## old
## cnn_accel
module cnn_accel (
    input  logic        clk,
    input  logic        rst,
    input  logic        wr_en,
    input  logic        wr_sel,      
    input  logic [5:0]  wr_addr,
    input  logic [7:0]  wr_data,
    input  logic        start,
    output logic        ready,
    output logic        out_valid,
    output logic [15:0] out_data
);
Settings: LEC_CHECK=0, CAP_MARGIN=20, CORE_MARGIN=4, CORE_UTILIZATION=39, GPL_TIMING_DRIVEN=0, PLACE_DENSITY_LB_ADDON=0.19, SETUP_SLACK_MARGIN=2.38, SLEW_MARGIN=20, TNS_END_PERCENT=50; clock period 12.5 ns.
run.sh (not shown) runs the stock make flow with config.mk's settings and CLKGATE_MAP_FILE=.
Modified inputs, new compared to old
- a change of CORE_UTILIZATION from 39 to 72
- a change of CORE_MARGIN from 4 to 2
- a deleted PLACE_DENSITY_LB_ADDON that had been 0.19
- a deleted SETUP_SLACK_MARGIN that had been 2.38
- an added PLACE_DENSITY of 0.66
- a deleted GPL_TIMING_DRIVEN that had been 0
- a deleted TNS_END_PERCENT that had been 50
- a change of the clock period (ns, I/O delays scaled along) from 12.5 to 7.12
--- outcome ---
STATUS run=new STAGES=ALL_DONE FINAL_CHECKS=FAILED CAUSE=max-capacitance violations, max-slew violations, negative setup slack
Re synthesized cell count: no difference whatsoever between old and new.
new vs old: global-route wire length before repair down
Re combinational gate area: new is 0.93% up on old.
Cmp new and old / path length in cells of the critical path / higher: old
Combinational fraction of the cell area, new and old: higher on old
On new: shortest clock period the worst path allows after layout is 1040 ps lower than what old gave.
Going from old to new, final non-filler cell total shrank by more than 10%.
Taking old as the reference point, the number of clock buffers in the layout of new falls by 4.

========
ember:
cnn_accel again, from the RTL that the note above started with.
make LEC_CHECK=0 CAP_MARGIN=20 CORE_MARGIN=2 CORE_UTILIZATION=40 SLEW_MARGIN=20 finish   # period 12.2 ns
Input changes introduced in quartz (baseline for comparison: ember):
Settings: setting ABC_AREA to 1 for the first time; changing CORE_UTILIZATION from 40 to 72; setting CTS_CLUSTER_DIAMETER to 231 for the first time; changing the clock period (ns, I/O delays scaled along) from 12.2 to 7.2.
Setup slack in quartz is smaller than in ember. ember reports its cell with the largest stage delay on the worst path as fa_1 while quartz reports fa_2. quartz: wire length of the first global-routing pass higher than ember. Area reported by Yosys stat grows by a few percent when moving from ember to quartz. ember: PASS, flow complete, no timing, DRC or antenna violations. Status quartz: flow complete, layout not clean - negative setup slack.
Inputs modified between quartz and maple:
Settings: CTS_CLUSTER_DIAMETER: 231 -> unset; ABC_AREA: 1 -> unset; CORE_UTILIZATION: 72 -> 40; the clock period (ns, I/O delays scaled along): 7.2 -> 10.0.
Results
No stage failed in maple, and the final checks on the layout all came back clean. maple ends up with a number of cells on the critical path that is 15% lower than in quartz. Diff quartz -> maple: routed wire length shrank by about 9%, non-clock buffer share of cell area decreased 3.6 points, routed length on met3 now sits lower, total routing resource utilization after global routing -23 points, post-synthesis instance total shrank by 2077. [compare] base=quartz new=maple: slew at the pin closest to its max-slew limit now sits lower; clock power share now sits lower. Library cell contributing the largest single delay on the critical path: dfrtp_1 -> maple, fa_2 -> quartz.
Modified inputs, nickel compared to maple
Settings: setting SETUP_SLACK_MARGIN to -0.31 for the first time; changing CORE_UTILIZATION from 40 to 56; changing CORE_MARGIN from 2 to 7; setting CELL_PAD_IN_SITES_DETAIL_PLACEMENT to 2 for the first time; changing CAP_MARGIN from 20 to 35; setting GPL_ROUTABILITY_DRIVEN to 0 for the first time; setting MAX_ROUTING_LAYER to met4 for the first time.
## What came out
Against maple, floorplan core area in nickel fell by more than a quarter.
As far as post-synthesis chip area from yosys goes, maple and nickel are indistinguishable; the numbers are identical.
Re adder-cell share of the synthesized area: no difference whatsoever between nickel and maple.
Chip width shrinks by more than 10% when moving from maple to nickel.
Compared with maple, nickel shows a core utilization at floorplan that is 16 points higher.
Die span in y in nickel vs maple: down 13%
On area after synthesis, nickel and maple are basically level.
NOTE: count of standard-cell rows in nickel falls short of that of maple
As the logs show, nickel stopped at 3_5_place_dp after a tool error, so it never reached the end of the flow.
Against maple, die area in nickel fell by more than 10%.

========
The RTL this note starts from:
==> flow/design.v <==
module input_buffer #(parameter DATA_WIDTH = 8, parameter SIZE = 64)(
    input logic clk,
    input logic rst,
    input logic write_en,
    input logic [DATA_WIDTH-1:0] data_in,
    output logic [DATA_WIDTH-1:0] data_out,
    input logic [$clog2(SIZE)-1:0] read_addr,
    input logic [$clog2(SIZE)-1:0] write_addr
);
    logic [DATA_WIDTH-1:0] buffer [0:SIZE-1];
    always_ff @(posedge clk or posedge rst) begin
        if (rst)
            for (int i = 0; i < SIZE; i++) buffer[i] <= 0;
        else if (write_en)
            buffer[write_addr] <= data_in;
    end
    assign data_out = buffer[read_addr];
endmodule
module weight_buffer #(parameter DATA_WIDTH = 8, parameter SIZE = 9)(
    input logic clk,
    input logic rst,
    input logic write_en,
    input logic [DATA_WIDTH-1:0] data_in,
    input logic [$clog2(SIZE)-1:0] write_addr,
    output logic [SIZE*DATA_WIDTH-1:0] weights
);
    logic [DATA_WIDTH-1:0] buffer [0:SIZE-1];
    always_ff @(posedge clk or posedge rst) begin
        if (rst)
            for (int i = 0; i < SIZE; i++) buffer[i] <= 0;
        else if (write_en)
            buffer[write_addr] <= data_in;
    end
    for (genvar g = 0; g < SIZE; g++) begin : g_out
        assign weights[g*DATA_WIDTH +: DATA_WIDTH] = buffer[g];
    end
endmodule
module conv2d_core #(parameter DATA_WIDTH = 8)(
    input logic clk,
    input logic rst,
    input logic [9*DATA_WIDTH-1:0] input_window,
    input logic [9*DATA_WIDTH-1:0] weights,
    output logic signed [2*DATA_WIDTH-1:0] conv_out
);
    logic signed [2*DATA_WIDTH-1:0] acc, acc_next;
    always_comb begin
        acc_next = 0;
        for (int i = 0; i < 9; i++) begin
            acc_next += $signed(input_window[i*DATA_WIDTH +: DATA_WIDTH]) * $signed(weights[i*DATA_WIDTH +: DATA_WIDTH]);
        end
    end
    always_ff @(posedge clk or posedge rst) begin
        if (rst)
            acc <= 0;
        else
            acc <= acc_next;
    end
    assign conv_out = acc;
endmodule
module relu #(parameter DATA_WIDTH = 16)(
    input logic signed [DATA_WIDTH-1:0] in,
    output logic signed [DATA_WIDTH-1:0] out
);
    assign out = (in > 0) ? in : 0;
endmodule
module max_pool #(parameter DATA_WIDTH = 8)(
    input logic [DATA_WIDTH-1:0] in0, in1, in2, in3,
    output logic [DATA_WIDTH-1:0] out
);
    assign out = (in0 > in1) ? (in0 > in2 ? (in0 > in3 ? in0 : in3) : (in2 > in3 ? in2 : in3)) :
                              (in1 > in2 ? (in1 > in3 ? in1 : in3) : (in2 > in3 ? in2 : in3));
endmodule
module cnn_accel (
    input  logic        clk,
    input  logic        rst,
    input  logic        wr_en,
    input  logic        wr_sel,      
    input  logic [5:0]  wr_addr,
    input  logic [7:0]  wr_data,
    input  logic        start,
    output logic        ready,
    output logic        out_valid,
    output logic [15:0] out_data
);
    typedef enum logic [1:0] {S_IDLE, S_READ, S_CONV, S_POOL} state_t;
    state_t state;
    logic [3:0] k;           
    logic [1:0] s;           
    logic [1:0] py, px;      
    logic [7:0]  pix;
    logic [5:0]  rd_addr;
    logic [71:0] weights;
    logic [7:0]  win [0:8];
    logic [71:0] win_flat;
    logic signed [15:0] conv_out, relu_out;
    logic [15:0] pool_r [0:3];
    logic [15:0] pool_out;
    logic        out_valid_r;
    assign ready = (state == S_IDLE);
    input_buffer #(.DATA_WIDTH(8), .SIZE(64)) u_ibuf (
        .clk(clk), .rst(rst),
        .write_en(wr_en & ~wr_sel & ready),
        .data_in(wr_data),
        .data_out(pix),
        .read_addr(rd_addr),
        .write_addr(wr_addr)
    );
    weight_buffer #(.DATA_WIDTH(8), .SIZE(9)) u_wbuf (
        .clk(clk), .rst(rst),
        .write_en(wr_en & wr_sel & ready),
        .data_in(wr_data),
        .write_addr(wr_addr[3:0]),
        .weights(weights)
    );
    conv2d_core #(.DATA_WIDTH(8)) u_conv (
        .clk(clk), .rst(rst),
        .input_window(win_flat),
        .weights(weights),
        .conv_out(conv_out)
    );
    for (genvar g = 0; g < 9; g++) begin : g_win
        assign win_flat[g*8 +: 8] = win[g];
    end
    relu #(.DATA_WIDTH(16)) u_relu (.in(conv_out), .out(relu_out));
    max_pool #(.DATA_WIDTH(16)) u_pool (
        .in0(pool_r[0]), .in1(pool_r[1]), .in2(pool_r[2]), .in3(pool_r[3]),
        .out(pool_out)
    );
    logic [1:0] ky, kx;
    always_comb begin
        case (k)
            4'd0: begin ky = 2'd0; kx = 2'd0; end
            4'd1: begin ky = 2'd0; kx = 2'd1; end
            4'd2: begin ky = 2'd0; kx = 2'd2; end
            4'd3: begin ky = 2'd1; kx = 2'd0; end
            4'd4: begin ky = 2'd1; kx = 2'd1; end
            4'd5: begin ky = 2'd1; kx = 2'd2; end
            4'd6: begin ky = 2'd2; kx = 2'd0; end
            4'd7: begin ky = 2'd2; kx = 2'd1; end
            default: begin ky = 2'd2; kx = 2'd2; end
        endcase
    end
    logic [2:0] row, col;
    assign row = {py, 1'b0} + {2'b00, s[1]} + {1'b0, ky};
    assign col = {px, 1'b0} + {2'b00, s[0]} + {1'b0, kx};
    assign rd_addr = {row, col};
    always_ff @(posedge clk or posedge rst) begin
        if (rst) begin
            state       <= S_IDLE;
            k           <= 4'd0;
            s           <= 2'd0;
            py          <= 2'd0;
            px          <= 2'd0;
            out_valid_r <= 1'b0;
            for (int i = 0; i < 9; i++) win[i] <= 8'd0;
            for (int i = 0; i < 4; i++) pool_r[i] <= 16'd0;
        end else begin
            out_valid_r <= 1'b0;
            case (state)
                S_IDLE: begin
                    if (start) begin
                        state <= S_READ;
                        k  <= 4'd0;
                        s  <= 2'd0;
                        py <= 2'd0;
                        px <= 2'd0;
                    end
                end
                S_READ: begin
                    win[k] <= pix;
                    if (k == 4'd8) state <= S_CONV;
                    else k <= k + 4'd1;
                end
                S_CONV: begin
                    state <= S_POOL;
                end
                S_POOL: begin
                    pool_r[s] <= relu_out;
                    k <= 4'd0;
                    if (s == 2'd3) begin
                        out_valid_r <= 1'b1;
                        s <= 2'd0;
                        if (px == 2'd2) begin
                            px <= 2'd0;
                            if (py == 2'd2) begin
                                py <= 2'd0;
                                state <= S_IDLE;
                            end else begin
                                py <= py + 2'd1;
                                state <= S_READ;
                            end
                        end else begin
                            px <= px + 2'd1;
                            state <= S_READ;
                        end
                    end else begin
                        s <= s + 2'd1;
                        state <= S_READ;
                    end
                end
                default: state <= S_IDLE;
            endcase
        end
    end
    assign out_valid = out_valid_r;
    assign out_data  = pool_out;
endmodule
Settings: LEC_CHECK=0, CAP_MARGIN=5, CORE_MARGIN=2, CORE_UTILIZATION=56, GPL_ROUTABILITY_DRIVEN=0, MAX_ROUTING_LAYER=met4, SETUP_SLACK_MARGIN=-0.31, SLEW_MARGIN=20; clock period 10.0 ns.
Change:
- CORE_UTILIZATION: 56 -> 40
- MAX_ROUTING_LAYER: met4 -> not set
- SETUP_SLACK_MARGIN: -0.31 -> not set
=> The new run finished clean. Power is lower by 2.3%. Final area rises by about 1%. Sequential power drops by about 1%. Non-clock buffer count fell by 8. Global-route usage falls by 12 points. Wire length came out lower by 1.4%. Fmax climbs by about 3.7%. Area after synthesis does not change.

========
RTL: the design.v shown in full above, as it stands there.
export LEC_CHECK = 0
export CAP_MARGIN = 20
export CORE_MARGIN = 2
export CORE_UTILIZATION = 37
export SLEW_MARGIN = 20
create_clock -name core_clock -period 8.27 [get_ports {clk}]
Next try:
- CORE_UTILIZATION: 37 -> 35
- clock period: 8.27 -> 13.8 ns (I/O delays scaled with it)
Effect:
- setup slack is better by 5.4 ns
- design area is about the same
- utilization went down by 2.3 points
- final cell count went up by 1.4%
- synthesized area does not change
- clock-buffer cell count went down by 10
- sequential power went down by 39%
- routed wire length went down by about 1%
Next try:
- CORE_UTILIZATION: 35 -> 8
- clock period: 13.8 -> 12.1 ns (I/O delays scaled with it)
Result: Via count rose by 1.4%; worst setup slack degrades by 1.6 ns; final area rises by 14%; power came out higher by 12%; wire length rose by 4.0%; synthesized cell count stays the same; sequential share of layout area goes down by 3.5 points; global-route usage decreases by 17 points.
Next try:
- ABC_AREA: unset -> 1
- CORE_UTILIZATION: 8 -> 72
- CTS_CLUSTER_DIAMETER: unset -> 104
- clock period: 12.1 -> 7.22 ns (I/O delays scaled with it)
Effect:
- Now the flow finished with setup timing left
- final area falls by roughly a tenth
- clock skew rises by 0.0036 ns
- register-to-register slack gets worse by 4.5 ns
- worst setup slack gets worse by 4.5 ns

========
run 1:
RTL: the design.v shown in full above, as it stands there.
==> flow/config.mk <==
export PLATFORM = sky130hd
export DESIGN_NAME = cnn_accel
export DESIGN_NICKNAME = cnn_accel
export VERILOG_FILES = /design/flow/design.v
export SDC_FILE = /design/flow/constraint.sdc
export NUM_CORES = 4
export LEC_CHECK = 0
export CAP_MARGIN = 0
export CELL_PAD_IN_SITES_DETAIL_PLACEMENT = 2
export CELL_PAD_IN_SITES_GLOBAL_PLACEMENT = 3
export CORE_ASPECT_RATIO = 1.13
export CORE_MARGIN = 10
export CORE_UTILIZATION = 56
export CTS_CLUSTER_SIZE = 91
export GPL_ROUTABILITY_DRIVEN = 0
export MAX_ROUTING_LAYER = met4
export SETUP_SLACK_MARGIN = 1.82
export SLEW_MARGIN = 35
==> flow/constraint.sdc <==
create_clock -name core_clock -period 10.0 [get_ports {clk}]
set_input_delay 2.0000 -clock core_clock [delete_from_list [all_inputs] [get_ports {clk}]]
set_output_delay 2.0000 -clock core_clock [all_outputs]
set_load 0.01 [all_outputs]
FAIL run 1 @ global placement without I/O (3_1_place_gp_skip_io): tool exited with error
The inputs of run 2 differ from those of run 1 as listed below.
- a change of SLEW_MARGIN from 35 to 20
- a change of CORE_MARGIN from 10 to 7
- a deleted CELL_PAD_IN_SITES_GLOBAL_PLACEMENT that had been 3
Notes after the runs:
Run 2 did not run to completion, as it errored out during detailed placement (3_5_place_dp).
Run 2 -> run 1: gate count of the mapped netlist delta 0, exact match
From run 1 to run 2 the numbers moved as follows: standard-cell row count fell 0.79%; yosys stat cell total neither gained nor lost much.
The die of run 2 is smaller than the one used in run 1.
Synthesized-area fraction occupied by adder cells across run 2 and run 1: no real change.
On synthesis-stage register bit count, run 2 and run 1 are neck and neck.
As far as post-synthesis xor/xnor area fraction goes, run 1 and run 2 are indistinguishable; the numbers are identical.
Row overall die height: run 2 lower / run 1 higher
From run 1 to run 2 the numbers moved as follows: number of distinct library cells after synthesis saw little to no change, area of the core saw a decrease.
The higher width of the die came out of run 1.
Here is what was changed in the inputs of run 3 compared with run 2.
- HOLD_SLACK_MARGIN now 0.11, previously not set
- CTS_CLUSTER_DIAMETER now 170, previously not set
- ABC_AREA now 1, previously not set
- GPL_TIMING_DRIVEN now 0, previously not set
- GPL_ROUTABILITY_DRIVEN no longer set, was 0
- CTS_CLUSTER_SIZE no longer set, was 91
- TNS_END_PERCENT now 75, previously not set
- CORE_MARGIN now 2, was 7
- MIN_ROUTING_LAYER now met2, previously not set
- SETUP_SLACK_MARGIN no longer set, was 1.82
- CELL_PAD_IN_SITES_DETAIL_PLACEMENT no longer set, was 2
- CORE_UTILIZATION now 40, was 56
- CELL_PAD_IN_SITES_GLOBAL_PLACEMENT now 2, previously not set
- CAP_MARGIN now 20, was 0
- CORE_ASPECT_RATIO now 0.56, was 1.13
## What came out
Run 3 did not finish; a tool error ended it in global routing (5_1_grt).
Summary of run 3 over run 2: post-synthesis compound-gate area fraction fell by 0.48 points; area of the core picked up an extra about 44%; cell row count shrank by 15%; area after synthesis went up; number of storage elements in the synthesis netlist saw little to no change.
Run 2 has higher sequential share of the synthesized area than run 3.
Run 3 does worse than run 2 on overall chip area.
diff inputs: run 3 => run 4
- MIN_ROUTING_LAYER: met2 -> unset
- HOLD_SLACK_MARGIN: 0.11 -> unset
- CTS_CLUSTER_DIAMETER: 170 -> unset
- GPL_TIMING_DRIVEN: 0 -> unset
- MAX_ROUTING_LAYER: met4 -> unset
- CELL_PAD_IN_SITES_GLOBAL_PLACEMENT: 2 -> unset
- TNS_END_PERCENT: 75 -> unset
- ABC_AREA: 1 -> unset
- CORE_ASPECT_RATIO: 0.56 -> unset
- the clock period (ns, I/O delays scaled along): 10.0 -> 8.27
==> comparison <==
Run 4 -> run 3: number of input and output port buffers inserted delta 0, exact match. Comparing run 3 and run 4, the higher post-synthesis mux area share was measured on run 4. Run 4 completed every stage of the flow, and the final layout passed the timing, design-rule and antenna checks. Looking at worst slack after detailed placement, run 4 sits 0.30 ns lower than run 3 does. When run 4 is set beside run 3, its die extent in x turns out to be 26% smaller.
Edits applied to the flow inputs when going from run 4 to run 5:
- setting CTS_CLUSTER_DIAMETER to 313 for the first time
- changing SLEW_MARGIN from 20 to 35
- changing the clock period (ns, I/O delays scaled along) from 8.27 to 10.0
[summary]
- Going from run 4 to run 5, initial antenna violation count grows by 2.
- Changes observed in run 5 relative to run 4: switching power lower; worst path setup slack after routing higher.
- The lower delay of the slowest critical-path stage came out of run 5.
- Run 5 against run 4: overall power after layout has decreased, global-route usage fell by 0.23 points, count of non-CTS buffers in the layout -22.
- Met3 track demand over resource: higher on run 4
Power is estimated from default activity; no workload was simulated.
